Setup of build 95:
## SimulatedDevice
module SimulatedDevice(
    input[1:0] global_state,
    input sys_clk,
    input rx,
    output tx,
    input turn_left_signal,
    input turn_right_signal,
    input move_forward_signal,
    input move_backward_signal,
    input place_barrier_signal,
    input destroy_barrier_signal,
    input rst,
    input clutch,
    input throttle,
    input brake,
    input power_on,
    input power_off,
    output front_detector,
    output back_detector,
    output left_detector,
    output right_detector,
    output move_backward_light,
    output move_forward_light,
    output turn_left_light,
    output turn_right_light,
    output power_light,
    output reg [2:0] state_light,
    output reg [3:0] moving_light,
    output [7:0] seg1,
    output [7:0] seg2,
    output [7:0] an
    );
    wire power;
    reg [1:0] state;
    reg [3:0] moving_state;
    wire manual_power;
    wire [1:0] next_state1;
    wire [1:0] next_state2;
    wire [1:0] next_state3;
    wire [3:0] next_moving_state1;
    wire [3:0] next_moving_state2;
    wire [3:0] next_moving_state3;
    wire pl_beacon_sig, de_beacon_sig;
    wire next_power;
    engine en(.global_state(global_state), .clk(sys_clk), .rst(rst), .power_on(power_on), .power_off(power_off), 
    .manual_power(manual_power), .next_power(next_power), .power_light(power_light));
    manual ma(.clk(sys_clk), .rst(rst), .power(power), .global_state(global_state), .state(state), .moving_state(moving_state), .clutch(clutch), 
    .brake(brake), .throttle(throttle), .rgs(move_backward_signal), .left(turn_left_signal), 
    .right(turn_right_signal), .next_state(next_state1), .next_moving_state(next_moving_state1),
  ...
Size in the first run: about 4900 cells after synthesis, roughly 470 flip-flops, about 57 I/O pins, about 32000 um^2 of cells after synthesis.
clock: 15.9 ns
lec_check: 0
abc_area: 1
cap_margin: 0
cell_pad_in_sites_detail_placement: 0
cell_pad_in_sites_global_placement: 0
core_margin: 2
core_utilization: 71
cts_cluster_diameter: 295
cts_cluster_size: 35
max_routing_layer: met5
place_density: 0.64
setup_slack_margin: 1.37
slew_margin: 5
tns_end_percent: 60
run.sh (not shown) runs the stock make flow with config.mk's settings and CLKGATE_MAP_FILE=.
Build 95 did not finish; a tool error ended it in global routing (5_1_grt).
What build 18 does differently from build 95 at the input level:
# build 95
export LEC_CHECK = 0
export ABC_AREA = 1
export CAP_MARGIN = 0
export CELL_PAD_IN_SITES_DETAIL_PLACEMENT = 0
export CELL_PAD_IN_SITES_GLOBAL_PLACEMENT = 0
export CORE_MARGIN = 2
export CORE_UTILIZATION = 71
export CTS_CLUSTER_DIAMETER = 295
export CTS_CLUSTER_SIZE = 35
export MAX_ROUTING_LAYER = met5
export PLACE_DENSITY = 0.64
export SETUP_SLACK_MARGIN = 1.37
export SLEW_MARGIN = 5
export TNS_END_PERCENT = 60
create_clock -name core_clock -period 15.9 [get_ports {sys_clk}]
# build 18
export LEC_CHECK = 0
export ABC_AREA = 1
export CAP_MARGIN = 20
export CORE_MARGIN = 2
export CORE_UTILIZATION = 52
export SLEW_MARGIN = 20
create_clock -name core_clock -period 18.9 [get_ports {sys_clk}]
Results
Against build 95, build 18 comes in 214 lower on number of gates resized after cts. Compared with build 95, build 18 shows post-CTS setup repair buffer count lower by 94. Across build 95 and build 18, a clean result was obtained everywhere but in build 95. Build 95: ODB-0269 in global routing (5_1_grt) -> run aborted. Changes observed in build 18 relative to build 95: count of hold-fix buffers inserted at cts level; TritonCTS buffer count moved up.

---

SimulatedDevice again, from the RTL that the note above started with.
clock: 15.1 ns
lec_check: 0
cap_margin: 5
core_margin: 2
core_utilization: 70
cts_cluster_diameter: 136
cts_cluster_size: 80
hold_slack_margin: -0.09
max_routing_layer: met4
slew_margin: 20
The starting point died in 5_1_grt on GRT-0232.
Edit:
Settings changed: CTS_CLUSTER_DIAMETER 136 to 351.
Clock period 15.1 ns to 14.4 ns, I/O delays scaled along.
Outcome: The changed run ended with an error in 5_1_grt; die size is unchanged; synthesized area stays the same; synthesized cell count does not change.

---

Setup of xenon:
Starting RTL as in the previous note.
export LEC_CHECK = 0
export ABC_AREA = 1
export CAP_MARGIN = 20
export CELL_PAD_IN_SITES_DETAIL_PLACEMENT = 0
export CELL_PAD_IN_SITES_GLOBAL_PLACEMENT = 0
export CORE_MARGIN = 2
export CORE_UTILIZATION = 71
export CTS_CLUSTER_DIAMETER = 295
export CTS_CLUSTER_SIZE = 35
export MAX_ROUTING_LAYER = met4
export PLACE_DENSITY_LB_ADDON = 0.29
export SETUP_SLACK_MARGIN = 4.21
export SLEW_MARGIN = 5
export TNS_END_PERCENT = 60
create_clock -name core_clock -period 15.9 [get_ports {sys_clk}]
No final results exist for xenon, since it was stopped by error ODB-0269 during global routing.
Here is what was changed in the inputs of raven compared with xenon.
- removing CTS_CLUSTER_DIAMETER (formerly 295)
- changing SLEW_MARGIN from 5 to 20
- removing CTS_CLUSTER_SIZE (formerly 35)
- changing CORE_UTILIZATION from 71 to 65
- removing MAX_ROUTING_LAYER (formerly met4)
- changing SETUP_SLACK_MARGIN from 4.21 to -1.06
- removing CELL_PAD_IN_SITES_DETAIL_PLACEMENT (formerly 0)
- removing PLACE_DENSITY_LB_ADDON (formerly 0.29)
- removing CELL_PAD_IN_SITES_GLOBAL_PLACEMENT (formerly 0)
- removing TNS_END_PERCENT (formerly 60)
- changing the clock period (ns, I/O delays scaled along) from 15.9 to 15.6
==> comparison <==
Status raven: flow complete, layout not clean - setup timing
[compare] base=xenon new=raven: simple-gate share of the synthesized area about even; synthesized cell count about even; die width rose 9.7 microns.
Chip area line of the yosys report: raven vs xenon identical
raven against xenon; total cell area at the placement stage is up slightly.
Measured against each other, raven and xenon differ in global placer's final weighted congestion, the higher figure coming from xenon.
raven ends up with a floorplan row count that is 3.8% higher than in xenon.
Going from xenon to raven, standard cell core area +8.5%, die area rose by 4300 sq um.
Of raven and xenon, raven shows the higher y dimension of the die, with xenon below it.
Taking xenon as the reference point, the number of buffers inserted by post-CTS setup repair of raven falls by 95.
Edits applied to the flow inputs when going from raven to willow:
- changing CORE_UTILIZATION from 65 to 41
- removing SETUP_SLACK_MARGIN (formerly -1.06)
- removing ABC_AREA (formerly 1)
- changing the clock period (ns, I/O delays scaled along) from 15.6 to 23.9
Results
Across raven and willow, a clean result was obtained everywhere but in raven.
raven: all stages done; final checks FAILED (setup timing).
For sequential power, dividing the value from raven by the value from willow gives 1.5.
Sort willow and raven by global-route usage asc -> top: willow
From raven to willow the numbers moved as follows: post-synthesis share of cell area spent on and, or, nand and nor gates went down; delay of the slowest cell on the worst path shows an increase of 0.28 ns.
Re portion of total power attributed to the clock network: willow and raven aren't equal, and the lower value belongs to raven.
willow: post-synthesis sequential area ratio lower than raven
[willow] well tap count rose 470 relative to raven
Higher yosys stat cell total goes to raven over willow.
Final layout net count on willow is down relative to raven.
Relative to willow, the following input files were edited for ember:
- CORE_UTILIZATION now 66, was 41
- CTS_CLUSTER_SIZE now 80, previously not set
- the clock period (ns, I/O delays scaled along) now 15.1, was 23.9
==> comparison <==
willow completed end to end with timing, DRC and antenna clean.
Although it ran to completion, ember produced a layout that fails the final checks because of setup timing.
Compared with willow, ember shows a higher ratio of final minimum period to clock period.
Changes observed in ember relative to willow: total routed wire length on the met1 layer grew by 9.9%; combinational fraction of the cell area has decreased.
[ember] number of antenna violations at the first check in global routing rose 1 relative to willow
In the flow results for ember and willow, the clock power share is smaller on ember.
Diff willow -> ember: H-tree depth now sits at about the same level, die size now sits lower.
> inputs changed (ember -> yarrow)
- CORE_UTILIZATION: 66 -> 70
- HOLD_SLACK_MARGIN: unset -> -0.09
- CAP_MARGIN: 20 -> 5
- SETUP_SLACK_MARGIN: unset -> 3.92
- MAX_ROUTING_LAYER: unset -> met4
==> comparison <==
- yarrow never completed; the flow aborted with a tool error in global routing.
- Comparing ember against yarrow, there is no change at all in synthesized area.
- In the flow results for yarrow and ember, the x dimension of the die is smaller on yarrow.
- yarrow against ember: die span in y has decreased; die area fell by about 5.6%; area of placed instances roughly the same.
- Reported for yarrow and ember, count of flip-flops with a built-in enable after synthesis turned out identical to the last digit.
- In yarrow the post-CTS setup-driven buffer insertion count turned out 20% higher than in ember.
diff inputs: yarrow => amber
- CTS_CLUSTER_SIZE removed (was 80)
- ABC_AREA newly set to 1
- HOLD_SLACK_MARGIN removed (was -0.09)
- MAX_ROUTING_LAYER removed (was met4)
- CAP_MARGIN changed from 5 to 20
- CORE_UTILIZATION changed from 70 to 58
- SETUP_SLACK_MARGIN removed (was 3.92)
- the clock period (ns, I/O delays scaled along) changed from 15.1 to 17.0
[summary]
Going from yarrow to amber, simple-gate share of the synthesized area went up by 14 points; area after synthesis went down by 6.3%; post-synthesis sequential area ratio went up by 1.8 points; hold buffer count at CTS was more or less identical.
In summary, amber completed successfully, with a layout that passed the timing, design-rule and antenna checks.
And-or/or-and share of the synthesized area: higher on yarrow
On post-detailed-placement cell area, the lower figure sits with amber, not yarrow.
The die size of amber was inferior to that of yarrow.

---

Starting RTL as in the previous note.
make LEC_CHECK=0 CAP_MARGIN=30 CELL_PAD_IN_SITES_DETAIL_PLACEMENT=2 CORE_ASPECT_RATIO=0.9 CORE_MARGIN=2 CORE_UTILIZATION=67 CTS_CLUSTER_SIZE=75 GPL_TIMING_DRIVEN=1 MAX_ROUTING_LAYER=met4 PLACE_DENSITY_LB_ADDON=0.07 SETUP_SLACK_MARGIN=2.5 SLEW_MARGIN=0 finish   # period 42.2 ns
The baseline failed in 3_5_place_dp.
Next try:
- ABC_AREA: not set -> 1
- CAP_MARGIN: 30 -> 20
- CELL_PAD_IN_SITES_DETAIL_PLACEMENT: 2 -> not set
- CORE_ASPECT_RATIO: 0.9 -> not set
- CORE_UTILIZATION: 67 -> 65
- CTS_CLUSTER_SIZE: 75 -> not set
- GPL_TIMING_DRIVEN: 1 -> not set
- MAX_ROUTING_LAYER: met4 -> not set
- PLACE_DENSITY_LB_ADDON: 0.07 -> not set
- SETUP_SLACK_MARGIN: 2.5 -> -1.04
- SLEW_MARGIN: 0 -> 20
- clock period: 42.2 -> 16.3 ns (I/O delays scaled with it)
After rerunning: The new run finished with timing, DRC and antenna clean. Die area came out lower by 3.3%. Area after synthesis drops by about 6%. Synthesized cell count climbs by about 8%.
Next try:
- CORE_UTILIZATION: 65 -> 72
- CTS_CLUSTER_DIAMETER: not set -> 373
- CTS_CLUSTER_SIZE: not set -> 100
- SETUP_SLACK_MARGIN: -1.04 -> not set
- clock period: 16.3 -> 13.3 ns (I/O delays scaled with it)
After rerunning: The changed run never finished: it broke off in 5_1_grt (GRT-0232); area after synthesis does not change; die area falls by 9.6%; synthesized cell count stays the same.
Next try:
- CORE_UTILIZATION: 72 -> 62
- CTS_CLUSTER_DIAMETER: 373 -> not set
- CTS_CLUSTER_SIZE: 100 -> not set
- clock period: 13.3 -> 11.1 ns (I/O delays scaled with it)
=>
- With this change the flow finished but failed the layout checks on setup timing
- synthesized area stays the same
- synthesized cell count does not change
- die area is higher by about a fifth
Next try:
- CORE_UTILIZATION: 62 -> 65
- SETUP_SLACK_MARGIN: not set -> -0.8
- clock period: 11.1 -> 13.3 ns (I/O delays scaled with it)
=> The changed run finished but fails on setup timing; setup slack improved by 1.8 ns; non-clock buffer count goes down by 78; via count goes up by a few percent; die area shrinks by a few percent; clock power fell by about a fifth.
Power figures rest on the tool's default switching activity, not on a simulated workload.
